==> flow/design.v <==
module cordic_pipelined #(
    parameter MODE                    = 0,      
    parameter STAGES                  = 16,
    parameter CORDIC_WIDTH            = 16,
    parameter CORDIC_INTERNAL_WIDTH   = 20,
    parameter SFIXED_ZERO             = 32'd0,
    parameter SFIXED_PI               = 32'h3243F6A8,
    parameter SFIXED_PI_OVER_2        = 32'h1921FB54,
    parameter SFIXED_TWO_PI           = 32'h6487ED51
)(
    input  wire                                clk,
    input  wire                                rst,
    input  wire                                valid_in,
    input  wire  signed [CORDIC_WIDTH-1:0]      x_in,
    input  wire  signed [CORDIC_WIDTH-1:0]      y_in,
    input  wire  signed [CORDIC_INTERNAL_WIDTH-1:0] z_in,
    output reg                                 valid_out,
    output wire signed [CORDIC_WIDTH-1:0]      x_out,
    output wire signed [CORDIC_WIDTH-1:0]      y_out,
    output wire signed [CORDIC_WIDTH-1:0]      z_out
);
    wire signed [31:0] ANGLES [0:31];
    assign ANGLES[0]  = 32'h0000C90F;
    assign ANGLES[1]  = 32'h000076B1;
    assign ANGLES[2]  = 32'h00003EB6;
    assign ANGLES[3]  = 32'h00001FD5;
    assign ANGLES[4]  = 32'h00000FFA;
	 assign ANGLES[5]  = 32'h000007FF;
    assign ANGLES[6]  = 32'h000003FF;
    assign ANGLES[7]  = 32'h000001FF;
    assign ANGLES[8]  = 32'h000000FF;
    assign ANGLES[9]  = 32'h0000007F;
    assign ANGLES[10] = 32'h0000003F;
    assign ANGLES[11] = 32'h0000001F;
	  assign ANGLES[12] = 32'h0000000F;
    assign ANGLES[13] = 32'h00000007;
    assign ANGLES[14] = 32'h00000003;
    assign ANGLES[15] = 32'h00000001;
    assign ANGLES[16] = 32'h00000000;
    assign ANGLES[17] = 32'h00000000;
    assign ANGLES[18] = 32'h00000000;
	  assign ANGLES[19] = 32'h00000000;
    assign ANGLES[20] = 32'h00000000;
    assign ANGLES[21] = 32'h00000000;
    assign ANGLES[22] = 32'h00000000;
    assign ANGLES[23] = 32'h00000000;
    assign ANGLES[24] = 32'h00000000;
    assign ANGLES[25] = 32'h00000000;
    assign ANGLES[26] = 32'h00000000;
    assign ANGLES[27] = 32'h00000000;
	  assign ANGLES[28] = 32'h00000000;
    assign ANGLES[29] = 32'h00000000;
    assign ANGLES[30] = 32'h00000000;
    assign ANGLES[31] = 32'h00000000;
	  reg signed [CORDIC_INTERNAL_WIDTH-1:0] x_pipe [0:STAGES];
    reg signed [CORDIC_INTERNAL_WIDTH-1:0] y_pipe [0:STAGES];
    reg signed [CORDIC_INTERNAL_WIDTH-1:0] z_pipe [0:STAGES];
    reg [1:0]  quadrant_stages [0:STAGES];
    reg        valid_pipe      [0:STAGES];
    reg signed [CORDIC_INTERNAL_WIDTH-1:0] x_corrected,y_corrected,z_wrapped;
    localparam [31:0] PI_SH         = SFIXED_PI        >> 12;
    localparam [31:0] PI_OVER_2_SH  = SFIXED_PI_OVER_2 >> 12;
    localparam [31:0] TWO_PI_SH     = SFIXED_TWO_PI    >> 12;
    localparam signed [CORDIC_INTERNAL_WIDTH-1:0] Z_ZERO      = 0;
    localparam signed [CORDIC_INTERNAL_WIDTH-1:0] Z_PI        = PI_SH[CORDIC_INTERNAL_WIDTH-1:0];
    localparam signed [CORDIC_INTERNAL_WIDTH-1:0] Z_PI_OVER_2 = PI_OVER_2_SH[CORDIC_INTERNAL_WIDTH-1:0];
    localparam signed [CORDIC_INTERNAL_WIDTH-1:0] Z_TWO_PI    = TWO_PI_SH[CORDIC_INTERNAL_WIDTH-1:0];
    always @(posedge clk) begin
      if (rst) begin
         x_pipe[0] <= 0; y_pipe[0] <= 0; z_pipe[0] <= 0;
         quadrant_stages[0] <= 2'b00;
         valid_pipe[0] <= 0;
      end else begin
         z_wrapped = z_in;
         if (z_wrapped >  Z_PI)   z_wrapped =  z_wrapped-Z_TWO_PI;
         else if (z_wrapped <= -Z_PI) z_wrapped =  z_wrapped+Z_TWO_PI;
         if((z_wrapped>=Z_ZERO)&&(z_wrapped<=Z_PI_OVER_2)) begin
            quadrant_stages[0]<=2'b00;  z_pipe[0]<=z_wrapped;
         end
			else if((z_wrapped>Z_PI_OVER_2)&&((z_wrapped<=Z_PI)||(z_wrapped>= -Z_PI_OVER_2))) begin
            quadrant_stages[0]<=2'b01;  z_pipe[0]<=Z_PI-z_wrapped;
         end
         else if((z_wrapped<Z_ZERO)&&(z_wrapped>=-Z_PI_OVER_2)) begin
            quadrant_stages[0]<=2'b11;  z_pipe[0]<= -z_wrapped;
         end
			else begin
            quadrant_stages[0]<=2'b10;  z_pipe[0]<= -(Z_PI+z_wrapped);
         end
         x_pipe[0] <= {{(CORDIC_INTERNAL_WIDTH-CORDIC_WIDTH){x_in[CORDIC_WIDTH-1]}},x_in};
         y_pipe[0] <= {{(CORDIC_INTERNAL_WIDTH-CORDIC_WIDTH){y_in[CORDIC_WIDTH-1]}},y_in};
         valid_pipe[0] <= valid_in;
      end
   end
   genvar i;
   generate
      for (i=0; i<STAGES; i=i+1) begin : STAGES_GEN
         reg signed [CORDIC_INTERNAL_WIDTH-1:0] angle, dx, dy;
         reg sigma;
         always @(posedge clk) begin
           angle = ANGLES[i];
           sigma = (MODE==0) ? z_pipe[i][CORDIC_INTERNAL_WIDTH-1] : y_pipe[i][CORDIC_INTERNAL_WIDTH-1];
            dx    = (y_pipe[i] >>> i);
            dy    = (x_pipe[i] >>> i);
            if (sigma==0) begin
               x_pipe[i+1] <= x_pipe[i] - dx;
               y_pipe[i+1] <= y_pipe[i] + dy;
               z_pipe[i+1] <= z_pipe[i] - angle;
            end else begin
              x_pipe[i+1] <= x_pipe[i] + dx;
               y_pipe[i+1] <= y_pipe[i] - dy;
               z_pipe[i+1] <= z_pipe[i] + angle;
            end
            valid_pipe[i+1]      <= rst ? 1'b0 : valid_pipe[i];
            quadrant_stages[i+1] <= quadrant_stages[i];
         end
      end
   endgenerate
	 always @(posedge clk) begin
      case(quadrant_stages[STAGES])
         2'b00:  begin x_corrected <=  x_pipe[STAGES]; y_corrected <= y_pipe[STAGES]; end
         2'b11:  begin x_corrected <=  x_pipe[STAGES]; y_corrected <= -y_pipe[STAGES];end
         default:begin x_corrected <= -x_pipe[STAGES]; y_corrected <=  y_pipe[STAGES];end
      endcase
      valid_out <= rst ? 1'b0 : valid_pipe[STAGES];
   end
   assign x_out = x_corrected[CORDIC_WIDTH-1:0];
   assign y_out = y_corrected[CORDIC_WIDTH-1:0];
   assign z_out = z_pipe[STAGES][CORDIC_WIDTH-1:0];
endmodule
module cordic_oscillator #(
    parameter SFIXED_WIDTH = 32,            
    parameter CORDIC_WIDTH = 16,            
    parameter SFIXED_TWO_PI = 32'h6487ED51,          
    parameter SFIXED_ZERO   = 32'd0,
    parameter CORDIC_GAIN   = 16'h26DD           
	 )(
    input  wire                      clk,
    input  wire                      rst,
    input  wire                      ce,
    input  wire signed [SFIXED_WIDTH-1:0] tuning_word,
    output wire signed [CORDIC_WIDTH-1:0] sin_out,
    output wire signed [CORDIC_WIDTH-1:0] cos_out,
    output wire                      valid_out
);
    reg signed [SFIXED_WIDTH-1:0] phase_acc;
    reg signed [SFIXED_WIDTH-1:0] next_phase;
    localparam signed [SFIXED_WIDTH-1:0] TWO_PI_S = SFIXED_TWO_PI;
    always @(posedge clk) begin
        if (rst) begin
            phase_acc <= {SFIXED_WIDTH{1'b0}};
        end
		  else if (ce) begin
            next_phase = phase_acc + tuning_word;
            if (next_phase >= TWO_PI_S)
                phase_acc <= next_phase - TWO_PI_S;
            else if (next_phase < 0)
                phase_acc <= next_phase + TWO_PI_S;
            else
                phase_acc <= next_phase;
        end
    end
    wire signed [CORDIC_WIDTH-1:0] x_fixed  = CORDIC_GAIN;   
    wire signed [CORDIC_WIDTH-1:0] y_fixed  = {CORDIC_WIDTH{1'b0}};
    wire signed [CORDIC_WIDTH-1:0] x_out;
    wire signed [CORDIC_WIDTH-1:0] y_out;
    wire        valid_pipe;
	 cordic_pipelined cordic_inst (
        .clk       (clk),
        .rst       (rst),
        .x_in      (x_fixed),
        .y_in      (y_fixed),
        .z_in      (phase_acc[31:12]),
        .x_out     (x_out),
        .y_out     (y_out),
        .z_out     (),           
        .valid_in  (1'b1),
        .valid_out (valid_pipe)
    );
    assign sin_out   = y_out;
    assign cos_out   = x_out;
    assign valid_out = valid_pipe;
endmodule
==> flow/run.sh <==
#!/bin/bash
# the make line also repeats each setting of config.mk as NAME=value (left out here)
make -C /OpenROAD-flow-scripts/flow DESIGN_CONFIG=/design/flow/config.mk WORK_HOME=/design/flow/orfs CLKGATE_MAP_FILE= finish
==> flow/config.mk <==
export PLATFORM = sky130hd
export DESIGN_NAME = cordic_oscillator
export DESIGN_NICKNAME = cordic_oscillator
export VERILOG_FILES = /design/flow/design.v
export SDC_FILE = /design/flow/constraint.sdc
export NUM_CORES = 4
export LEC_CHECK = 0
export CAP_MARGIN = 15
export CORE_MARGIN = 2
export CORE_UTILIZATION = 72
export CTS_CLUSTER_SIZE = 36
export SETUP_SLACK_MARGIN = -0.33
export SLEW_MARGIN = 20
==> flow/constraint.sdc <==
create_clock -name core_clock -period 3.2 [get_ports {clk}]
set_input_delay 0.6400 -clock core_clock [delete_from_list [all_inputs] [get_ports {clk}]]
set_output_delay 0.6400 -clock core_clock [all_outputs]
set_load 0.01 [all_outputs]
==> results of run 1 <==
-- metal layers --
metal | GRT overflow | track usage (%)
met4 | 824 | 96.34
met2 | 1944 | 107.1
met3 | 143 | 79.61
met5 | 14 | 63.49
met1 | 118 | 87.41
-- timing repair --
| action | 4_1_cts |
|---|---|
| endpoints found under the setup margin | 249 |
| gates cloned | 6 |
| setup buffers | 174 |
| resized | 624 |
| pin swaps | 312 |
==> qor.csv, run 1 <==
metric,value,unit
status,stopped before the end,
failing_step,global routing,
firstError,[ERROR GRT-0116] Global routing finished with congestion. Check the congestion regions in the DRC Viewer.,
fa_ha_area_share,17.94,%
xor_share,13.21,%
ctsHtreeMaxLevel,3,
core_area,94730,um^2
rows,113,
dieArea,97830,um^2
edf_count,0,
ys_ff,1011,
top_cells_by_area,"dfxtp_1 (29%), ha_1 (17%), xnor2_1 (9.0%), a21oi_1 (4.4%), xor2_1 (4.2%)",
die_h,312.8,um
floorplan.nets,8925,
ys_cells,7932,
overflow,3043,
dieWidth,312.8,um
synth_cells,7932,
synth-main-ff-cell,dfxtp_1,
clock_sinks,1011,
muxShareOfSynthArea,1.165,%
yosysWarnings,7,
yosys.area.top_type_share,29.48,%
cts_buffers,105,
yosys_area,68640,um^2
top_cells_by_count,"dfxtp_1 (1011), ha_1 (914), nor2_1 (729), xnor2_1 (704), a21oi_1 (599)",
top_logic_kind,AND-OR/OR-AND gates,
boundaryPins,68,
clock_tree.buffer_depth,3,
track_usage,91.79,%
simple_gate_share,15.31,%
synth_cell_types,100,
synth_seq_share,29.48,%
hpwl,162600,um
gp_congestion,0.9650,
postCtsHoldBufs,0,
synth_top_cell_by_area,dfxtp_1,
ys_sh_aoi,19.85,%
syn_avg_cell_area,8.654,um^2
dp_slack,-1.567,ns
synthArstFlopShare,0,%
dpl_cell_area,82640,um^2
synth.most_common_cell,dfxtp_1,
root_buffer,clkbuf_16,
fp_util,72.46,%
dp.cells,10670,
portBuffers,67,
netlist_area,68640,um^2
==> run 2: changes to the inputs <==
ABC_AREA = 1   (was unset)
CAP_MARGIN = 20   (was 15)
CELL_PAD_IN_SITES_DETAIL_PLACEMENT = 2   (was unset)
CELL_PAD_IN_SITES_GLOBAL_PLACEMENT = 1   (was unset)
CORE_UTILIZATION = 36   (was 72)
CTS_CLUSTER_DIAMETER = 125   (was unset)
CTS_CLUSTER_SIZE = unset   (was 36)
GPL_ROUTABILITY_DRIVEN = 1   (was unset)
GPL_TIMING_DRIVEN = 0   (was unset)
MAX_ROUTING_LAYER = met4   (was unset)
MIN_ROUTING_LAYER = met2   (was unset)
PLACE_DENSITY_LB_ADDON = 0.21   (was unset)
SETUP_SLACK_MARGIN = 0.7   (was -0.33)
TNS_END_PERCENT = 40   (was unset)
clock period = 8.41 ns   (was 3.2 ns; I/O delays follow)
==> run 2 against run 1 <==
- now clean on timing, DRC and antenna
- synthesized area increased by 2.2%
- die size increased by 100%
- synthesized cell count increased by 17%
==> qor.csv, run 2 <==
metric,value,unit,change
synthArstFlopShare,0,%,unchanged
portBuffers,65,,was 67
boundaryPins,68,,unchanged
timing.slew.headroom,19.69,%,
netlist_area,70160,um^2,was 68640 um^2
holdCritStartpoint,cordic_inst.quadrant_stages[13][1],,
warnings,42,,
cts_buffers,130,,was 105
drt_iter0_markers,11770,,
top_cells_by_area,"dfxtp_1 (29%), ha_1 (16%), xor2_1 (10%), nand2_1 (9.7%), a21oi_1 (6.6%)",,"was dfxtp_1 (29%), ha_1 (17%), xnor2_1 (9.0%), a21oi_1 (4.4%), xor2_1 (4.2%)"
drt_pre_antenna_iters,9,,
hpwl,199400,um,was 162600 um
vias,89730,,
cpMaxStageDelayCell,xnor2_1,,
cp_top_family,simple AND/OR/NAND/NOR gates,,
layout.nets,10450,,
gp_congestion,0.9815,,was 0.9650
crit_fanout,10,,
hold_path_class,flop to flop,,
synth-main-ff-cell,dfxtp_1,,unchanged
muxShareOfSynthArea,0,%,was 1.165%
final_util,40.43,%,
worstPathRequired,9.17,ns,
final_hold_viol_count,0,,
tritoncts,done,,
die_h,445.5,um,was 312.8 um
xor_share,14.31,%,was 13.21%
path_clk_slew,0.06,ns,
ys_sh_aoi,13.09,%,was 19.85%
ys_cells,9263,,was 7932
dpl_cell_area,74010,um^2,was 82640 um^2
slowest_delay,0.82,ns,
crit_type,input pin to flop,,
clock_sinks,1011,,unchanged
skew,0.02766,ns,
area_delta_synth_final,12.00,%,
antenna_found_initial,0,,
cp-end-kind,flop,,
rows,162,,was 113
setup.worst_path.start_class,input pin,,
period_needed,6.036,ns,
grt_pass1_wl,404000,um,
timing.rr.start,phase_acc[14],,
syn_avg_cell_area,7.574,um^2,was 8.654 um^2
cap_violations,0,,
crit_path_start,tuning_word[16],,
finalSetupViolCount,0,,
critical_path_arrival,6.80,ns,
grt_max_degree,27,,
track_usage,40.50,%,
floorplan.nets,10260,,was 8925
post_cts_buffers,0,,was 174
worst-path-buf-inv,5,,
min_to,cordic_inst.quadrant_stages[14][1],,
reg2reg_to,phase_acc[16],,
wirelength,258600,um,
fin_area,78580,um^2,
dieWidth,445.5,um,was 312.8 um
edf_count,0,,unchanged
synth_cells,9263,,was 7932
synth_top_cell_by_area,dfxtp_1,,unchanged
fa_ha_area_share,17.56,%,was 17.94%
ant_nets,0,,
top_logic_kind,simple AND/OR/NAND/NOR gates,,was AND-OR/OR-AND gates
core_area,194400,um^2,was 94730 um^2
synth_seq_share,28.85,%,was 29.48%
avgRoutedWirePerCell,21.35,um,
yosys_area,70160,um^2,was 68640 um^2
ctsHtreeMaxLevel,4,,was 3
period_used_share,71.78,%,
synth.most_common_cell,nand2_1,,was dfxtp_1
fp_util,36.09,%,was 72.46%
whs_path_depth,0,,
setup-tns-final,0,ns,
rrSetupSlack,2.69,ns,
clock.fmax,0.1657,GHz,
synth_cell_types,62,,was 100
simple_gate_share,20.22,%,was 15.31%
cp-endpoint,phase_acc[16],,
grt_pass1_vias,104300,,
dieArea,198400,um^2,was 97830 um^2
crit_top_cell,nand2_1,,
drc,0,,
yosys.area.top_type_share,28.85,%,was 29.48%
postCtsHoldBufs,0,,unchanged
status,timing/DRC/antenna clean,,was stopped before the end
clock_tree.buffer_depth,3,,unchanged
ys_ff,1011,,unchanged
top_cells_by_count,"nand2_1 (1814), dfxtp_1 (1011), inv_1 (952), a21oi_1 (927), ha_1 (914)",,"was dfxtp_1 (1011), ha_1 (914), nor2_1 (729), xnor2_1 (704), a21oi_1 (599)"
root_buffer,clkbuf_16,,unchanged
overflow,0,,
clk_latency,0.82,ns,
cp.depth,21,,
viasPerCell,7.409,,
worst_pin_slew,1.205,ns,
rsz0062_at_grt,false,,
path_cells,"clkdlybuf4s50_1, ha_1, a21oi_1, o21ai_0, inv_1, o21ai_0, nand3b_1, xnor2_1, nand2_1, nor2_1, nor2_1, inv_1, nand2_1, nand2_1, nand2_2, nand2_2, buf_2, nand2_1, nand3_1, nand2_1, inv_1",,
timing_max_transition_violations_final,0,,
ctsResizeCount,0,,was 624
yosysWarnings,7,,unchanged
reg2regPathDepth,20,,
[run 2: metrics by stage]
step | setup WS [ns] | instances | hold slack (ns)
after CTS | 2.856 | 12100 | 0.3204
after floorplan | 3.940 | 9263 | 0.3096
after global placement | 1.947 | 11870 | 0.3102
after global routing | 2.257 | 12100 | 0.3265
final | 2.374 | 12110 | 0.3142
after detailed placement | 2.022 | 11870 | 0.3136
[run 2: metal layers]
metal  vias to the layer above  GRT usage, %  share of wire [%]
li1                      30950             -                  -
met4                         0         6.231                7.1
met1                     31060             -                  0
met3                      1990         48.08                 38
met2                     25740         50.47                 55
met5                         -             -                  0
[run 2: layout make-up]
class / instances / area, um^2
tap: 2542 / 3181
timing repair buffer: 66 / 661.9
antenna: 10 / 25.02
clock buffer: 162 / 3513
buffer: 108 / 519.2
sequential: 1011 / 20240
fill: 22470 / 115800
multi-input combinational: 7162 / 45740
inverter: 982 / 3686
clock inverter: 69 / 1013
==> run 3: changes to the inputs <==
CAP_MARGIN = 0   (was 20)
CELL_PAD_IN_SITES_DETAIL_PLACEMENT = unset   (was 2)
CELL_PAD_IN_SITES_GLOBAL_PLACEMENT = unset   (was 1)
CORE_UTILIZATION = 72   (was 36)
CTS_CLUSTER_DIAMETER = unset   (was 125)
GPL_ROUTABILITY_DRIVEN = unset   (was 1)
GPL_TIMING_DRIVEN = unset   (was 0)
MAX_ROUTING_LAYER = unset   (was met4)
MIN_ROUTING_LAYER = unset   (was met2)
PLACE_DENSITY = 0.65   (was unset)
PLACE_DENSITY_LB_ADDON = unset   (was 0.21)
SETUP_SLACK_MARGIN = unset   (was 0.7)
TNS_END_PERCENT = unset   (was 40)
clock period = 3.03 ns   (was 8.41 ns; I/O delays follow)
==> run 3 against run 2 <==
- the run now fails in clock tree synthesis
- synthesized area unchanged
- synthesized cell count did not move
- die size is 50% lower
==> qor.csv, run 3 <==
metric,value,unit,change
rows,114,,was 162
die_h,316.2,um,was 445.5 um
top_cells_by_count,"nand2_1 (1814), dfxtp_1 (1011), inv_1 (952), a21oi_1 (927), ha_1 (914)",,unchanged
gp_congestion,1.030,,was 0.9815
yosysWarnings,7,,unchanged
dpl_cell_area,83450,um^2,was 74010 um^2
yosys_area,70160,um^2,unchanged
fp_util,72.66,%,was 36.09%
xor_share,14.31,%,unchanged
muxShareOfSynthArea,0,%,unchanged
ys_ff,1011,,unchanged
synth_cell_types,62,,unchanged
firstError,"[ERROR DPL-0038] Utilization greater than 100%, impossible to legalize",,
top_cells_by_area,"dfxtp_1 (29%), ha_1 (16%), xor2_1 (10%), nand2_1 (9.7%), a21oi_1 (6.6%)",,unchanged
portBuffers,67,,was 65
core_area,96570,um^2,was 194400 um^2
ys_cells,9263,,unchanged
dp_slack,-1.193,ns,was 2.022 ns
syn_avg_cell_area,7.574,um^2,unchanged
synth_seq_share,28.85,%,unchanged
top_logic_kind,simple AND/OR/NAND/NOR gates,,unchanged
synthArstFlopShare,0,%,unchanged
dieWidth,316.2,um,was 445.5 um
synth-main-ff-cell,dfxtp_1,,unchanged
edf_count,0,,unchanged
boundaryPins,68,,unchanged
netlist_area,70160,um^2,unchanged
hpwl,174000,um,was 199400 um
dp.cells,11960,,was 11870
yosys.area.top_type_share,28.85,%,unchanged
synth.most_common_cell,nand2_1,,unchanged
floorplan.nets,10260,,unchanged
simple_gate_share,20.22,%,unchanged
status,stopped before the end,,was timing/DRC/antenna clean
fa_ha_area_share,17.56,%,unchanged
synth_top_cell_by_area,dfxtp_1,,unchanged
failing_step,clock tree synthesis,,
dieArea,99960,um^2,was 198400 um^2
ys_sh_aoi,13.09,%,unchanged
synth_cells,9263,,unchanged
==> run 3: metrics by stage <==
step / hold WS [ns]
3_3_place_gp: 0.3100
2_1_floorplan: 0.3096
3_5_place_dp: 0.3121
==> run 4: changes to the inputs <==
ABC_AREA = unset   (was 1)
CAP_MARGIN = 20   (was 0)
CTS_CLUSTER_SIZE = 44   (was unset)
PLACE_DENSITY = unset   (was 0.65)
SETUP_SLACK_MARGIN = 0.12   (was unset)
clock period = 3.58 ns   (was 3.03 ns; I/O delays follow)
==> run 4 against run 3 <==
- synthesized area decreased by 2.2%
- synthesized cell count decreased by 14%
- the flow stops in global routing
- die size is 2.1% lower
==> qor.csv, run 4 <==
metric,value,unit,change
status,stopped before the end,,unchanged
failing_step,global routing,,was clock tree synthesis
firstError,"[ERROR DPL-0038] Utilization greater than 100%, impossible to legalize",,unchanged
root_buffer,clkbuf_16,,
top_cells_by_area,"dfxtp_1 (29%), ha_1 (17%), xnor2_1 (9.0%), a21oi_1 (4.4%), xor2_1 (4.2%)",,"was dfxtp_1 (29%), ha_1 (16%), xor2_1 (10%), nand2_1 (9.7%), a21oi_1 (6.6%)"
top_logic_kind,AND-OR/OR-AND gates,,was simple AND/OR/NAND/NOR gates
die_h,312.8,um,was 316.2 um
yosys_area,68640,um^2,was 70160 um^2
dieArea,97830,um^2,was 99960 um^2
fp_util,72.46,%,was 72.66%
clock_tree.buffer_depth,3,,
netlist_area,68640,um^2,was 70160 um^2
muxShareOfSynthArea,1.165,%,was 0%
dieWidth,312.8,um,was 316.2 um
postCtsHoldBufs,0,,
yosysWarnings,7,,unchanged
syn_avg_cell_area,8.654,um^2,was 7.574 um^2
dp.cells,9961,,was 11960
yosys.area.top_type_share,29.48,%,was 28.85%
synth_cells,7932,,was 9263
synth_seq_share,29.48,%,was 28.85%
synth_cell_types,100,,was 62
synth.most_common_cell,dfxtp_1,,was nand2_1
dp_slack,-1.321,ns,was -1.193 ns
simple_gate_share,15.31,%,was 20.22%
portBuffers,67,,unchanged
core_area,94730,um^2,was 96570 um^2
xor_share,13.21,%,was 14.31%
synth-main-ff-cell,dfxtp_1,,unchanged
fa_ha_area_share,17.94,%,was 17.56%
floorplan.nets,8925,,was 10260
ys_cells,7932,,was 9263
gp_congestion,0.9524,,was 1.030
synth_top_cell_by_area,dfxtp_1,,unchanged
ctsHtreeMaxLevel,3,,
clock_sinks,1011,,
boundaryPins,68,,unchanged
hpwl,145400,um,was 174000 um
edf_count,0,,unchanged
top_cells_by_count,"dfxtp_1 (1011), ha_1 (914), nor2_1 (729), xnor2_1 (704), a21oi_1 (599)",,"was nand2_1 (1814), dfxtp_1 (1011), inv_1 (952), a21oi_1 (927), ha_1 (914)"
ys_sh_aoi,19.85,%,was 13.09%
ys_ff,1011,,unchanged
rows,113,,was 114
synthArstFlopShare,0,%,unchanged
cts_buffers,106,,
dpl_cell_area,77400,um^2,was 83450 um^2
run 4: repair_timing:
action / 4_1_cts
cloned: 2
pin swaps: 463
buffers inserted: 306
gates resized: 823
setup endpoints to repair: 197
run 4: metrics by stage:
step | hold slack [ns] | setup TNS (ns) | util [%]
CTS | 0.3255 | -2.780 | 91.49
detailed placement | 0.3121 | -44.93 | 81.71
floorplan | 0.3096 | -11.05 | -
global placement | 0.3105 | -39.73 | 81.71
==> run 5: changes to the inputs <==
CORE_UTILIZATION = 66   (was 72)
CTS_CLUSTER_SIZE = unset   (was 44)
GPL_ROUTABILITY_DRIVEN = 1   (was unset)
SETUP_SLACK_MARGIN = 0.6   (was 0.12)
clock period = 5.3 ns   (was 3.58 ns; I/O delays follow)
==> run 5 against run 4 <==
- the run now finishes clean
- synthesized cell count stayed put
- synthesized area unchanged
- die size is 9.0% higher
==> qor.csv, run 5 <==
metric,value,unit,change
status,timing/DRC/antenna clean,,was stopped before the end
top_logic_kind,AND-OR/OR-AND gates,,unchanged
warnings,44,,
path_cells,"clkdlybuf4s50_1, ha_1, fa_1, buf_4, xor2_2, nand3_1, nor3_1, o211ai_1, a31o_2, a31oi_1, nor4_2, buf_4, buf_4, nor3_1, buf_4, nor4_1, a311o_1",,
worstPathRequired,5.88,ns,
timing.rr.start,cordic_inst.z_pipe[9][19],,
crit_type,input pin to flop,,
hpwl,128800,um,was 145400 um
synth_cells,7932,,unchanged
reg2reg_to,cordic_inst.x_pipe[10][18],,
clk_latency,0.73,ns,
gp_congestion,0.9199,,was 0.9524
num_antenna_cells,0,,
grt_pass1_wl,272400,um,
synth_cell_types,100,,unchanged
avgRoutedWirePerCell,17.24,um,
overflow,0,,
skew,0.03806,ns,
area_delta_synth_final,10.23,%,
period_used_share,85.84,%,
cpMaxStageDelayCell,clkdlybuf4s50_1,,
min_to,cordic_inst.quadrant_stages[10][0],,
top_cells_by_area,"dfxtp_1 (29%), ha_1 (17%), xnor2_1 (9.0%), a21oi_1 (4.4%), xor2_1 (4.2%)",,unchanged
top_cells_by_count,"dfxtp_1 (1011), ha_1 (914), nor2_1 (729), xnor2_1 (704), a21oi_1 (599)",,unchanged
path_clk_slew,0.07,ns,
fa_ha_area_share,17.94,%,unchanged
rsz0062_at_grt,false,,
final_util,73.21,%,
synth-main-ff-cell,dfxtp_1,,unchanged
tritoncts,done,,
viasPerCell,5.982,,
muxShareOfSynthArea,1.165,%,unchanged
rrSetupSlack,0.85,ns,
layout.nets,9113,,
drt_pre_antenna_iters,5,,
cap_violations,0,,
ys_sh_aoi,19.85,%,unchanged
die_h,326.5,um,was 312.8 um
cp-end-kind,flop,,
floorplan.nets,8925,,unchanged
final_hold_viol_count,0,,
reg2regPathDepth,16,,
synth.most_common_cell,dfxtp_1,,unchanged
finalSetupViolCount,0,,
wirelength,165400,um,
crit_top_cell,buf_4,,
vias,57380,,
holdCritStartpoint,cordic_inst.quadrant_stages[9][0],,
worst_pin_slew,0.9611,ns,
simple_gate_share,15.31,%,unchanged
worst-path-buf-inv,5,,
core_area,103300,um^2,was 94730 um^2
drc,0,,
portBuffers,67,,unchanged
ant_nets,0,,
dieArea,106600,um^2,was 97830 um^2
syn_avg_cell_area,8.654,um^2,unchanged
grt_max_degree,42,,
fill_cells,8047,,
netlist_area,68640,um^2,unchanged
cp-endpoint,phase_acc[21],,
crit_path_start,tuning_word[0],,
synth_seq_share,29.48,%,unchanged
clock_tree.buffer_depth,3,,unchanged
clock_sinks,1011,,unchanged
synth_top_cell_by_area,dfxtp_1,,unchanged
grt_pass1_vias,55870,,
crit_fanout,7,,
rows,118,,was 113
synthArstFlopShare,0,%,unchanged
dieWidth,326.5,um,was 312.8 um
ys_cells,7932,,unchanged
cp_top_family,AND-OR/OR-AND gates,,
timing_max_transition_violations_final,0,,
antenna_found_initial,1,,
hold_path_class,flop to flop,,
yosys_area,68640,um^2,unchanged
edf_count,0,,unchanged
yosysWarnings,7,,unchanged
critical_path_arrival,5.13,ns,
ctsHtreeMaxLevel,3,,unchanged
cts_buffers,108,,was 106
whs_path_depth,0,,
root_buffer,clkbuf_16,,unchanged
ys_ff,1011,,unchanged
track_usage,30.40,%,
fp_util,66.42,%,was 72.46%
holdWs,0.3198,ns,
slowest_delay,0.45,ns,
boundaryPins,68,,unchanged
setup.worst_path.start_class,input pin,,
timing.slew.headroom,35.47,%,
clock.fmax,0.2198,GHz,
drt_iter0_markers,3400,,
yosys.area.top_type_share,29.48,%,unchanged
period_needed,4.549,ns,
xor_share,13.21,%,unchanged
cp.depth,17,,
==> run 5: layout make-up <==
type / instances / area (um^2) / area share [%]
Multi-Input combinational cell: 6379 / 46510 / 61.47
Inverter: 407 / 1531 / 2.024
Tap cell: 1380 / 1727 / 2.282
Clock inverter: 64 / 900.9 / 1.191
Sequential cell: 1011 / 20250 / 26.77
Timing Repair Buffer: 213 / 1765 / 2.333
Clock buffer: 138 / 2977 / 3.934
==> run 5: what timing repair did <==
action,in CTS,in global routing
setup buffers,1,3
endpoints found under the setup margin,23,51
resized,6,36
pin swaps,1,4
cloned,0,0
hold buffers,0,0
==> run 5: through the flow <==
step / instance area [um^2] / worst slack [ns] / std cells / setup TNS [ns]
3_3_place_gp: 71560 / -0.2232 / 9386 / -3.127
4_1_cts: 75480 / 0.6041 / 9589 / 0
5_1_grt: 75660 / 0.6048 / 9592 / 0
6_report: 75660 / 0.7507 / 9592 / 0
2_1_floorplan: 68640 / 0.6375 / 7932 / 0
3_5_place_dp: 71560 / -0.3205 / 9386 / -5.642
==> run 5: metal layers <==
metal  GRT usage (%)  part of all wire [%]  vias to the layer above
li1                -                     -                    28850
met1           37.46                    44                    26970
met2           54.38                    49                     1212
met3           3.334                   4.0                      346
met4           11.38                   3.7                        0
met5               0                     0                        -
==> run 6: changes to the inputs <==
CAP_MARGIN = 35   (was 20)
CELL_PAD_IN_SITES_DETAIL_PLACEMENT = 1   (was unset)
CORE_UTILIZATION = 41   (was 66)
CTS_CLUSTER_DIAMETER = 209   (was unset)
GPL_ROUTABILITY_DRIVEN = unset   (was 1)
MAX_ROUTING_LAYER = met5   (was unset)
PLACE_DENSITY_LB_ADDON = 0.17   (was unset)
SETUP_SLACK_MARGIN = unset   (was 0.6)
SLEW_MARGIN = 15   (was 20)
TNS_END_PERCENT = 15   (was unset)
clock period = 4.19 ns   (was 5.3 ns; I/O delays follow)
==> run 6 against run 5 <==
- still clean
- wire length up 21%
- first-iteration DRC count fell by 32%
- core utilization down 25 points
- global-route usage shrank 7.4 points
- setup slack got worse by 0.66 ns
- synthesized cell count is the same
- highest routed layer unchanged
==> qor.csv, run 6 <==
metric,value,unit,change
status,timing/DRC/antenna clean,,unchanged
clk_latency,0.77,ns,was 0.73 ns
yosys.area.top_type_share,29.48,%,unchanged
drc,0,,unchanged
cp_top_family,simple AND/OR/NAND/NOR gates,,was AND-OR/OR-AND gates
reg2regPathDepth,15,,was 16
top_cells_by_count,"dfxtp_1 (1011), ha_1 (914), nor2_1 (729), xnor2_1 (704), a21oi_1 (599)",,unchanged
period_needed,4.103,ns,
crit_top_cell,buf_4,,unchanged
setup-tns-final,0,ns,unchanged
stdcell_count,10760,,was 9592
path_cells,"clkdlybuf4s50_1, ha_1, a211o_1, a2111oi_4, buf_4, o31a_1, buf_4, o21ai_2, xnor2_1, nor4_4, nand4_1, a21oi_4, nor3_4, buf_4, or4_4, nand4_1, o211ai_1",,"was clkdlybuf4s50_1, ha_1, fa_1, buf_4, xor2_2, nand3_1, nor3_1, o211ai_1, a31o_2, a31oi_1, nor4_2, buf_4, buf_4, nor3_1, buf_4, nor4_1, a311o_1"
ys_sh_aoi,19.85,%,unchanged
syn_avg_cell_area,8.654,um^2,unchanged
grt_pass1_wl,322900,um,was 272400 um
gp_congestion,0.9051,,was 0.9199
dieArea,170700,um^2,was 106600 um^2
boundaryPins,68,,unchanged
antenna_found_initial,8,,was 1
hpwl,160600,um,was 128800 um
setup_slack,0.08730,ns,was 0.7507 ns
dpl_cell_area,75260,um^2,was 71560 um^2
reg2reg_to,cordic_inst.x_pipe[11][18],,was cordic_inst.x_pipe[10][18]
ys_ff,1011,,unchanged
viasPerCell,5.532,,was 5.982
floorplan.nets,8925,,unchanged
skew,0.05593,ns,was 0.03806 ns
min_to,cordic_inst.z_pipe[5][0],,was cordic_inst.quadrant_stages[10][0]
rows,150,,was 118
synth_top_cell_by_area,dfxtp_1,,unchanged
period_used_share,97.92,%,was 85.84%
simple_gate_share,15.31,%,unchanged
clock_tree.buffer_depth,3,,unchanged
whs_path_depth,0,,unchanged
warnings,45,,was 44
synth_cells,7932,,unchanged
edf_count,0,,unchanged
clock_sinks,1011,,unchanged
root_buffer,clkbuf_16,,unchanged
rrSetupSlack,0.16,ns,was 0.85 ns
area_delta_synth_final,16.76,%,was 10.23%
regArea,20260,um^2,was 20250 um^2
portBuffers,67,,unchanged
overflow,0,,unchanged
fill_cells,19500,,was 8047
yosys_area,68640,um^2,unchanged
synth_cell_types,100,,unchanged
tritoncts,done,,unchanged
dieWidth,413.2,um,was 326.5 um
drt_pre_antenna_iters,5,,unchanged
crit_type,input pin to flop,,unchanged
fin_area,80150,um^2,was 75660 um^2
core_area,166700,um^2,was 103300 um^2
synth-main-ff-cell,dfxtp_1,,unchanged
fa_ha_area_share,17.94,%,unchanged
fp_util,41.19,%,was 66.42%
setup.worst_path.start_class,input pin,,unchanged
multiInputGateArea,47100,um^2,was 46510 um^2
timing.rr.start,cordic_inst.y_pipe[10][11],,was cordic_inst.z_pipe[9][19]
worst_pin_slew,0.8433,ns,was 0.9611 ns
hold_path_class,flop to flop,,unchanged
timing.slew.headroom,43.64,%,was 35.47%
track_usage,22.98,%,was 30.40%
synth.most_common_cell,dfxtp_1,,unchanged
xor_share,13.21,%,unchanged
avgRoutedWirePerCell,18.61,um,was 17.24 um
clock.fmax,0.2437,GHz,
rsz0062_at_grt,true,,was false
crit_fanout,5,,was 7
worstPathRequired,4.80,ns,was 5.88 ns
critical_path_arrival,4.72,ns,was 5.13 ns
netlist_area,68640,um^2,unchanged
yosysWarnings,7,,unchanged
cp-endpoint,phase_acc[18],,was phase_acc[21]
finalSetupViolCount,0,,unchanged
cp.depth,17,,unchanged
ys_cells,7932,,unchanged
cts_buffers,118,,was 108
vias,59520,,was 57380
slowest_delay,0.52,ns,was 0.45 ns
synthArstFlopShare,0,%,unchanged
holdCritStartpoint,cordic_inst.z_pipe[4][0],,was cordic_inst.quadrant_stages[9][0]
grt_max_degree,42,,unchanged
wirelength,200300,um,was 165400 um
layout.nets,9449,,was 9113
dp.cells,10530,,was 9386
top_logic_kind,AND-OR/OR-AND gates,,unchanged
ant_nets,0,,unchanged
cap_violations,0,,unchanged
muxShareOfSynthArea,1.165,%,unchanged
cpMaxStageDelayCell,or4_4,,was clkdlybuf4s50_1
drt_iter0_markers,2299,,was 3400
worst-path-buf-inv,4,,was 5
crit_path_start,tuning_word[1],,was tuning_word[0]
cp-end-kind,flop,,unchanged
timing_max_transition_violations_final,0,,unchanged
path_clk_slew,0.06,ns,was 0.07 ns
die_h,413.2,um,was 326.5 um
synth_seq_share,29.48,%,unchanged
ctsHtreeMaxLevel,3,,unchanged
final_hold_viol_count,0,,unchanged
dp_slack,-0.9106,ns,was -0.3205 ns
grt_pass1_vias,62360,,was 55870
top_cells_by_area,"dfxtp_1 (29%), ha_1 (17%), xnor2_1 (9.0%), a21oi_1 (4.4%), xor2_1 (4.2%)",,unchanged
[run 6: what timing repair did]
action | CTS | global route
pin swaps | 2 | 21
endpoints found under the setup margin | 20 | 113
setup buffers | 2 | 6
endpoints found under the hold margin | 0 | 0
hold buffers | 0 | 0
resized | 6 | 150
gates cloned | 0 | 2
[run 6: metrics by stage]
| stage | util [%] | hold WS, ns |
|---|---|---|
| after CTS | 47.67 | 0.3044 |
| after global routing | 48.09 | 0.3157 |
| final | 48.09 | 0.3233 |
| after global placement | 45.16 | 0.3107 |
| after detailed placement | 45.16 | 0.3135 |
| after floorplan | - | 0.3096 |
[run 6: cell type report]
| cell class | instances | share of cell area, % |
|---|---|---|
| sequential | 1011 | 25.28 |
| clock inverter | 61 | 1.130 |
| inverter | 407 | 1.906 |
| clock buffer | 156 | 4.039 |
| tap | 2204 | 3.441 |
| antenna | 2 | 0.006245 |
| multi-input combinational | 6381 | 58.77 |
| timing repair buffer | 537 | 5.423 |
[run 6: metal layers]
layer / routed length (um) / GRT usage (%)
met5: 0 / 0
met4: 5633 / 6.226
met3: 5071 / 2.459
met2: 101100 / 42.51
met1: 88510 / 27.93
==> run 7: changes to the inputs <==
CAP_MARGIN = 20   (was 35)
CELL_PAD_IN_SITES_DETAIL_PLACEMENT = unset   (was 1)
CORE_UTILIZATION = 72   (was 41)
CTS_CLUSTER_DIAMETER = 358   (was 209)
CTS_CLUSTER_SIZE = 10   (was unset)
MAX_ROUTING_LAYER = unset   (was met5)
PLACE_DENSITY_LB_ADDON = unset   (was 0.17)
SLEW_MARGIN = 20   (was 15)
TNS_END_PERCENT = 10   (was 15)
clock period = 3.0 ns   (was 4.19 ns; I/O delays follow)
==> run 7 against run 6 <==
- the run now fails in clock tree synthesis
- synthesized area unchanged
- synthesized cell count is the same
- die size fell by 43%
==> qor.csv, run 7 <==
metric,value,unit,change
status,stopped before the end,,was timing/DRC/antenna clean
failing_step,clock tree synthesis,,
firstError,[ERROR DPL-0033] detailed placement checks failed during check placement.,,
synth_top_cell_by_area,dfxtp_1,,unchanged
simple_gate_share,15.31,%,unchanged
yosys.area.top_type_share,29.48,%,unchanged
ys_cells,7932,,unchanged
top_cells_by_count,"dfxtp_1 (1011), ha_1 (914), nor2_1 (729), xnor2_1 (704), a21oi_1 (599)",,unchanged
netlist_area,68640,um^2,unchanged
synth_cells,7932,,unchanged
dieArea,97830,um^2,was 170700 um^2
yosys_area,68640,um^2,unchanged
edf_count,0,,unchanged
gp_congestion,1.012,,was 0.9051
syn_avg_cell_area,8.654,um^2,unchanged
synthArstFlopShare,0,%,unchanged
synth-main-ff-cell,dfxtp_1,,unchanged
fp_util,72.46,%,was 41.19%
synth_cell_types,100,,unchanged
dieWidth,312.8,um,was 413.2 um
boundaryPins,68,,unchanged
ys_ff,1011,,unchanged
hpwl,162800,um,was 160600 um
ys_sh_aoi,19.85,%,unchanged
muxShareOfSynthArea,1.165,%,unchanged
floorplan.nets,8925,,unchanged
rows,113,,was 150
xor_share,13.21,%,unchanged
core_area,94730,um^2,was 166700 um^2
top_cells_by_area,"dfxtp_1 (29%), ha_1 (17%), xnor2_1 (9.0%), a21oi_1 (4.4%), xor2_1 (4.2%)",,unchanged
synth_seq_share,29.48,%,unchanged
fa_ha_area_share,17.94,%,unchanged
die_h,312.8,um,was 413.2 um
top_logic_kind,AND-OR/OR-AND gates,,unchanged
yosysWarnings,7,,unchanged
portBuffers,67,,unchanged
dp.cells,11030,,was 10530
synth.most_common_cell,dfxtp_1,,unchanged
[run 7: through the flow]
stage	util (%)	setup slack, ns	TNS, ns	instance area (um^2)
detailed placement	89.94	-1.704	-183.61	85200
global placement	89.94	-1.635	-134.43	85200
floorplan	-	-0.9671	-101.34	69190
==> run 8: changes to the inputs <==
ABC_AREA = 1   (was unset)
CELL_PAD_IN_SITES_GLOBAL_PLACEMENT = 1   (was unset)
CORE_UTILIZATION = 40   (was 72)
CTS_CLUSTER_DIAMETER = unset   (was 358)
CTS_CLUSTER_SIZE = unset   (was 10)
TNS_END_PERCENT = unset   (was 10)
clock period = 4.65 ns   (was 3.0 ns; I/O delays follow)
==> run 8 against run 7 <==
- now clean on timing, DRC and antenna
- synthesized cell count rose by 17%
- synthesized area grew 2.2%
- die size grew 83%
==> qor.csv, run 8 <==
metric,value,unit,change
status,timing/DRC/antenna clean,,was stopped before the end
ctsHtreeMaxLevel,3,,
crit_path_start,cordic_inst.y_pipe[8][8],,
grt_pass1_vias,58200,,
antenna_found_initial,8,,
xor_share,14.31,%,was 13.21%
slowest_delay,0.64,ns,
worst-path-buf-inv,2,,
period_used_share,90.67,%,
final_hold_viol_count,0,,
muxShareOfSynthArea,0,%,was 1.165%
synthArstFlopShare,0,%,unchanged
grt_pass1_wl,335600,um,
synth-main-ff-cell,dfxtp_1,,unchanged
clk_latency,0.79,ns,
avgRoutedWirePerCell,17.96,um,
cts_buffers,120,,
cpMaxStageDelayCell,nor3_1,,
hpwl,177800,um,was 162800 um
worstPathRequired,5.31,ns,
ys_ff,1011,,unchanged
cp-endpoint,cordic_inst.x_pipe[9][19],,
ctsResizeCount,0,,
wirelength,214700,um,
syn_avg_cell_area,7.574,um^2,was 8.654 um^2
vias,60080,,
cp_top_family,AND-OR/OR-AND gates,,
whs_path_depth,0,,
yosys.area.top_type_share,28.85,%,was 29.48%
timing_max_transition_violations_final,0,,
fp_util,40.32,%,was 72.46%
synth_seq_share,28.85,%,was 29.48%
yosys_area,70160,um^2,was 68640 um^2
setup-tns-final,0,ns,
critical_path_arrival,4.88,ns,
ant_nets,0,,
warnings,44,,
reg2regPathDepth,19,,
worst_pin_slew,1.017,ns,
ys_cells,9263,,was 7932
period_needed,4.216,ns,
top_logic_kind,simple AND/OR/NAND/NOR gates,,was AND-OR/OR-AND gates
clock.fmax,0.2372,GHz,
postCtsHoldBufs,0,,
core_area,174000,um^2,was 94730 um^2
dp_slack,-0.05774,ns,was -1.704 ns
viasPerCell,5.025,,
ys_sh_aoi,13.09,%,was 19.85%
portBuffers,67,,unchanged
fill_cells,17800,,
setup.worst_path.start_class,flop,,
top_cells_by_count,"nand2_1 (1814), dfxtp_1 (1011), inv_1 (952), a21oi_1 (927), ha_1 (914)",,"was dfxtp_1 (1011), ha_1 (914), nor2_1 (729), xnor2_1 (704), a21oi_1 (599)"
overflow,0,,
floorplan.nets,10260,,was 8925
die_h,422.8,um,was 312.8 um
post_cts_buffers,0,,
cap_violations,0,,
clock_tree.buffer_depth,3,,
layout.nets,10520,,
skew,0.06195,ns,
dieArea,178800,um^2,was 97830 um^2
crit_type,flop to flop,,
setup_slack,0.4341,ns,
drt_pre_antenna_iters,6,,
crit_fanout,6,,
grt_max_degree,54,,
path_cells,"inv_1, ha_1, nand2_1, nor3_1, inv_1, nor3_1, a21oi_1, xor2_1, ha_1, a21oi_1, o21ai_0, nor2_1, o21ai_0, a21boi_0, o21ai_0, a21oi_1, nor2_1, nor2_1, xor2_1",,
path_clk_slew,0.06,ns,
cp.depth,19,,
track_usage,23.64,%,
dieWidth,422.8,um,was 312.8 um
netlist_area,70160,um^2,was 68640 um^2
drt_iter0_markers,3779,,
top_cells_by_area,"dfxtp_1 (29%), ha_1 (16%), xor2_1 (10%), nand2_1 (9.7%), a21oi_1 (6.6%)",,"was dfxtp_1 (29%), ha_1 (17%), xnor2_1 (9.0%), a21oi_1 (4.4%), xor2_1 (4.2%)"
finalSetupViolCount,0,,
rows,153,,was 113
hold_path_class,flop to flop,,
area_delta_synth_final,12.54,%,
simple_gate_share,20.22,%,was 15.31%
drc,0,,
synth_cells,9263,,was 7932
root_buffer,clkbuf_16,,
gp_congestion,0.8871,,was 1.012
timing.slew.headroom,32.11,%,
timing.rr.start,cordic_inst.y_pipe[8][8],,
holdCritStartpoint,cordic_inst.quadrant_stages[5][0],,
rrSetupSlack,0.43,ns,
rsz0062_at_grt,false,,
tritoncts,done,,
reg2reg_to,cordic_inst.x_pipe[9][19],,
cp-end-kind,flop,,
holdWs,0.3231,ns,
synth_cell_types,62,,was 100
boundaryPins,68,,unchanged
fa_ha_area_share,17.56,%,was 17.94%
synth_top_cell_by_area,dfxtp_1,,unchanged
edf_count,0,,unchanged
min_to,cordic_inst.quadrant_stages[6][0],,
synth.most_common_cell,nand2_1,,was dfxtp_1
yosysWarnings,7,,unchanged
clock_sinks,1011,,
-- run 8: final cells by class --
type	instances	area, um^2	area share [%]
clock inverter	72	919.6	1.165
tap	2325	2909	3.684
timing repair buffer	248	2112	2.675
inverter	982	3686	4.668
clock buffer	153	3357	4.251
sequential	1011	20240	25.63
multi-input combinational	7162	45730	57.91
antenna	3	7.507	0.009507
-- run 8: through the flow --
stage	std cells	cell area (um^2)	utilization [%]
final	11960	78960	45.38
after global placement	11730	74680	42.91
after CTS	11950	78950	45.37
after global routing	11950	78950	45.37
after floorplan	9263	70160	-
after detailed placement	11730	74680	42.91
-- run 8: layer usage --
metal | global-route usage, % | up-vias | share of wire, %
met3 | 3.050 | 221 | 4.1
met1 | 33.61 | 27480 | 50
li1 | - | 31400 | -
met2 | 38.09 | 975 | 44
met4 | 4.881 | 0 | 2.0
met5 | 0 | - | 0
==> run 9: changes to the inputs <==
ABC_AREA = unset   (was 1)
CELL_PAD_IN_SITES_GLOBAL_PLACEMENT = unset   (was 1)
CORE_UTILIZATION = 70   (was 40)
CTS_CLUSTER_SIZE = 44   (was unset)
SETUP_SLACK_MARGIN = 1.28   (was unset)
clock period = 5.5 ns   (was 4.65 ns; I/O delays follow)
==> run 9 against run 8 <==
- critical path depth is 5 lower
- count of clock-buffer cells in the layout fell by 6
- synthesized area shrank 2.2%
- largest cell class unchanged
==> qor.csv, run 9 <==
metric,value,unit,change
whs_path_depth,0,,unchanged
cts_buffers,106,,was 120
die_h,317.2,um,was 422.8 um
layout.nets,9092,,was 10520
timing_max_transition_violations_final,0,,unchanged
fp_util,70.77,%,was 40.32%
drc,0,,unchanged
synth_top_cell_by_area,dfxtp_1,,unchanged
xor_share,13.21,%,was 14.31%
floorplan.nets,8925,,was 10260
gp_congestion,0.9219,,was 0.8871
top_cells_by_count,"dfxtp_1 (1011), ha_1 (914), nor2_1 (729), xnor2_1 (704), a21oi_1 (599)",,"was nand2_1 (1814), dfxtp_1 (1011), inv_1 (952), a21oi_1 (927), ha_1 (914)"
grt_pass1_wl,271400,um,was 335600 um
final_hold_viol_count,0,,unchanged
finalSetupViolCount,0,,unchanged
period_used_share,76.19,%,was 90.67%
syn_avg_cell_area,8.654,um^2,was 7.574 um^2
timing.rr.start,phase_acc[22],,was cordic_inst.y_pipe[8][8]
worst_pin_slew,0.9534,ns,was 1.017 ns
synth_cell_types,100,,was 62
portBuffers,67,,unchanged
warnings,47,,was 44
critical_path_arrival,4.75,ns,was 4.88 ns
avgRoutedWirePerCell,17.80,um,was 17.96 um
fa_ha_area_share,17.94,%,was 17.56%
status,timing/DRC/antenna clean,,unchanged
muxShareOfSynthArea,1.165,%,was 0%
drt_iter0_markers,3656,,was 3779
dp_slack,0.1359,ns,was -0.05774 ns
min_to,cordic_inst.quadrant_stages[14][1],,was cordic_inst.quadrant_stages[6][0]
synth-main-ff-cell,dfxtp_1,,unchanged
rrSetupSlack,1.31,ns,was 0.43 ns
postCtsHoldBufs,0,,unchanged
tritoncts,done,,unchanged
drt_pre_antenna_iters,8,,was 6
rsz0062_at_grt,true,,was false
top_cells_by_area,"dfxtp_1 (29%), ha_1 (17%), xnor2_1 (9.0%), a21oi_1 (4.4%), xor2_1 (4.2%)",,"was dfxtp_1 (29%), ha_1 (16%), xor2_1 (10%), nand2_1 (9.7%), a21oi_1 (6.6%)"
ctsHtreeMaxLevel,3,,unchanged
slowest_delay,0.60,ns,was 0.64 ns
rows,114,,was 153
dieArea,100600,um^2,was 178800 um^2
antenna_found_initial,1,,was 8
grt_pass1_vias,56020,,was 58200
cap_violations,0,,unchanged
crit_type,flop to flop,,unchanged
viasPerCell,6.161,,was 5.025
grt_max_degree,43,,was 54
yosys.area.top_type_share,29.48,%,was 28.85%
synth_seq_share,29.48,%,was 28.85%
cp.depth,14,,was 19
period_needed,4.190,ns,was 4.216 ns
crit_path_start,phase_acc[22],,was cordic_inst.y_pipe[8][8]
skew,0.04644,ns,was 0.06195 ns
hpwl,127100,um,was 177800 um
clock_tree.buffer_depth,3,,unchanged
reg2reg_to,cordic_inst.z_pipe[0][9],,was cordic_inst.x_pipe[9][19]
top_logic_kind,AND-OR/OR-AND gates,,was simple AND/OR/NAND/NOR gates
ys_sh_aoi,19.85,%,was 13.09%
setup_slack,1.310,ns,was 0.4341 ns
ant_nets,0,,unchanged
clock.fmax,0.2386,GHz,was 0.2372 GHz
dp.cells,9208,,was 11730
hold_path_class,flop to flop,,unchanged
worstPathRequired,6.06,ns,was 5.31 ns
vias,58310,,was 60080
worst-path-buf-inv,1,,was 2
cp_top_family,simple AND/OR/NAND/NOR gates,,was AND-OR/OR-AND gates
dieWidth,317.2,um,was 422.8 um
synthArstFlopShare,0,%,unchanged
stdcell_count,9464,,was 11960
crit_fanout,18,,was 6
cpMaxStageDelayCell,dfxtp_2,,was nor3_1
clk_latency,0.71,ns,was 0.79 ns
reg2regPathDepth,14,,was 19
setup-tns-final,0,ns,unchanged
path_cells,"o41ai_2, a32o_2, nor4_1, a211oi_2, and2_4, ha_1, and3_1, o2111ai_1, o2bb2ai_4, buf_4, or4_1, o211ai_2, xnor2_1, nor2_1",,"was inv_1, ha_1, nand2_1, nor3_1, inv_1, nor3_1, a21oi_1, xor2_1, ha_1, a21oi_1, o21ai_0, nor2_1, o21ai_0, a21boi_0, o21ai_0, a21oi_1, nor2_1, nor2_1, xor2_1"
synth_cells,7932,,was 9263
simple_gate_share,15.31,%,was 20.22%
cp-endpoint,cordic_inst.z_pipe[0][9],,was cordic_inst.x_pipe[9][19]
wirelength,168400,um,was 214700 um
overflow,0,,unchanged
setup.worst_path.start_class,flop,,unchanged
edf_count,0,,unchanged
holdCritStartpoint,cordic_inst.quadrant_stages[13][1],,was cordic_inst.quadrant_stages[5][0]
clock_sinks,1011,,unchanged
track_usage,32.35,%,was 23.64%
path_clk_slew,0.06,ns,about the same
boundaryPins,68,,unchanged
yosys_area,68640,um^2,was 70160 um^2
cp-end-kind,flop,,unchanged
core_area,96990,um^2,was 174000 um^2
netlist_area,68640,um^2,was 70160 um^2
synth.most_common_cell,dfxtp_1,,was nand2_1
ys_cells,7932,,was 9263
root_buffer,clkbuf_16,,unchanged
yosysWarnings,7,,unchanged
num_antenna_cells,0,,was 3
timing.slew.headroom,35.61,%,was 32.11%
ys_ff,1011,,unchanged
area_delta_synth_final,11.60,%,was 12.54%
-- run 9: routing by layer --
metal  share of wire [%]  vias to the layer above  track usage [%]
met5                   0                        -                0
met4                 4.2                        0            13.15
met3                 4.8                      442            3.756
met2                  48                     1633            57.52
met1                  43                    27450            39.69
li1                    -                    28780                -
-- run 9: what timing repair did --
| item | in CTS | in global routing |
|---|---|---|
| pin swaps | 25 | 62 |
| setup endpoints to repair | 87 | 124 |
| setup buffers | 16 | 42 |
| resized | 90 | 224 |
| gates cloned | 1 | 0 |
-- run 9: final cells by class --
cell class | instances | area [um^2]
sequential | 1011 | 20320
tap | 1276 | 1597
clock buffer | 147 | 3017
clock inverter | 50 | 720.7
multi-input combinational | 6380 | 47670
timing repair buffer | 193 | 1729
fill | 6709 | 20390
inverter | 407 | 1549
-- run 9: through the flow --
stage               area, um^2  hold WS, ns  util [%]
finish                   76600       0.3242     78.98
global route             76600       0.3320     78.98
CTS                      75400       0.3261     77.74
detailed placement       71160       0.3121     73.37
global placement         71160       0.3105     73.37
floorplan                68950       0.3096         -
==> run 10: changes to the inputs <==
CTS_CLUSTER_SIZE = 36   (was 44)
SETUP_SLACK_MARGIN = -0.29   (was 1.28)
clock period = 3.33 ns   (was 5.5 ns; I/O delays follow)
==> run 10 against run 9 <==
- the run now fails in global routing
- synthesized area is the same
- die size is the same
- synthesized cell count is the same
==> qor.csv, run 10 <==
metric,value,unit,change
hpwl,151300,um,was 127100 um
top_cells_by_area,"dfxtp_1 (29%), ha_1 (17%), xnor2_1 (9.0%), a21oi_1 (4.4%), xor2_1 (4.2%)",,unchanged
synth_seq_share,29.48,%,unchanged
floorplan.nets,8925,,unchanged
failing_step,global routing,,
xor_share,13.21,%,unchanged
edf_count,0,,unchanged
synth-main-ff-cell,dfxtp_1,,unchanged
ys_cells,7932,,unchanged
portBuffers,67,,unchanged
firstError,[ERROR GRT-0232] Routing congestion too high. Check the congestion heatmap in the GUI.,,
dieArea,100600,um^2,unchanged
muxShareOfSynthArea,1.165,%,unchanged
die_h,317.2,um,unchanged
top_logic_kind,AND-OR/OR-AND gates,,unchanged
syn_avg_cell_area,8.654,um^2,unchanged
boundaryPins,68,,unchanged
synth_cell_types,100,,unchanged
status,stopped before the end,,was timing/DRC/antenna clean
fa_ha_area_share,17.94,%,unchanged
synth_top_cell_by_area,dfxtp_1,,unchanged
core_area,96990,um^2,unchanged
fp_util,70.77,%,unchanged
overflow,4580,,
top_cells_by_count,"dfxtp_1 (1011), ha_1 (914), nor2_1 (729), xnor2_1 (704), a21oi_1 (599)",,unchanged
synth_cells,7932,,unchanged
dieWidth,317.2,um,unchanged
clock_sinks,1011,,unchanged
ys_ff,1011,,unchanged
simple_gate_share,15.31,%,unchanged
root_buffer,clkbuf_16,,unchanged
synthArstFlopShare,0,%,unchanged
dp_slack,-1.588,ns,was 0.1359 ns
clock_tree.buffer_depth,3,,unchanged
synth.most_common_cell,dfxtp_1,,unchanged
netlist_area,68640,um^2,unchanged
cts_buffers,104,,was 106
ctsHtreeMaxLevel,3,,unchanged
gp_congestion,0.9587,,was 0.9219
yosys_area,68640,um^2,unchanged
track_usage,92.70,%,
yosys.area.top_type_share,29.48,%,unchanged
ys_sh_aoi,19.85,%,unchanged
dp.cells,10470,,was 9208
rows,114,,unchanged
yosysWarnings,7,,unchanged
==> run 10: routing by layer <==
layer	GRT usage, %	overflow
met3	76.07	100
met4	102.1	1123
met1	85.79	96
met5	49.91	18
met2	113.7	3243
==> run 10: repair_timing <==
action | in CTS
gates resized | 396
hold buffers | 0
buffers inserted | 175
pin swaps | 180
setup endpoints to repair | 147
cloned | 3
==> run 10: stage by stage <==
stage	cell area [um^2]	util (%)	hold slack, ns
3_5_place_dp	80950	83.46	0.3121
2_1_floorplan	69190	-	0.3096
4_1_cts	87370	90.08	0.2989
3_3_place_gp	80950	83.46	0.3109
==> run 11: changes to the inputs <==
CELL_PAD_IN_SITES_GLOBAL_PLACEMENT = 3   (was unset)
CORE_ASPECT_RATIO = 1.55   (was unset)
CORE_UTILIZATION = 58   (was 70)
CTS_CLUSTER_SIZE = unset   (was 36)
GPL_TIMING_DRIVEN = 1   (was unset)
MAX_ROUTING_LAYER = met4   (was unset)
MIN_ROUTING_LAYER = met2   (was unset)
PLACE_DENSITY_LB_ADDON = 0.15   (was unset)
SETUP_SLACK_MARGIN = 0.64   (was -0.29)
TNS_END_PERCENT = 70   (was unset)
clock period = 3.32 ns   (was 3.33 ns; I/O delays follow)
==> run 11 against run 10 <==
- the run fails in global placement without I/O
- synthesized cell count did not move
- synthesized area did not move
- die size rose by 20%
==> qor.csv, run 11 <==
metric,value,unit,change
synth_top_cell_by_area,dfxtp_1,,unchanged
fp_util,58.24,%,was 70.77%
floorplan.nets,8925,,unchanged
syn_avg_cell_area,8.654,um^2,unchanged
synth_cells,7932,,unchanged
failing_step,global placement without I/O,,was global routing
fa_ha_area_share,17.94,%,unchanged
firstError,[ERROR FLW-0024] Place density exceeds 1.0 (current PLACE_DENSITY_LB_ADDON =  0.15). Please check if the value of  PLACE_DENSITY_LB_ADDON is between 0 and 0.99.,,was [ERROR GRT-0232] Routing congestion too high. Check the congestion heatmap in the GUI.
top_cells_by_area,"dfxtp_1 (29%), ha_1 (17%), xnor2_1 (9.0%), a21oi_1 (4.4%), xor2_1 (4.2%)",,unchanged
status,stopped before the end,,unchanged
synth.most_common_cell,dfxtp_1,,unchanged
die_h,432.3,um,was 317.2 um
xor_share,13.21,%,unchanged
core_area,117900,um^2,was 96990 um^2
muxShareOfSynthArea,1.165,%,unchanged
synthArstFlopShare,0,%,unchanged
synth-main-ff-cell,dfxtp_1,,unchanged
synth_seq_share,29.48,%,unchanged
ys_ff,1011,,unchanged
ys_sh_aoi,19.85,%,unchanged
rows,157,,was 114
ys_cells,7932,,unchanged
netlist_area,68640,um^2,unchanged
dieWidth,280.3,um,was 317.2 um
yosys_area,68640,um^2,unchanged
synth_cell_types,100,,unchanged
yosysWarnings,7,,unchanged
edf_count,0,,unchanged
yosys.area.top_type_share,29.48,%,unchanged
top_cells_by_count,"dfxtp_1 (1011), ha_1 (914), nor2_1 (729), xnor2_1 (704), a21oi_1 (599)",,unchanged
simple_gate_share,15.31,%,unchanged
dieArea,121200,um^2,was 100600 um^2
top_logic_kind,AND-OR/OR-AND gates,,unchanged
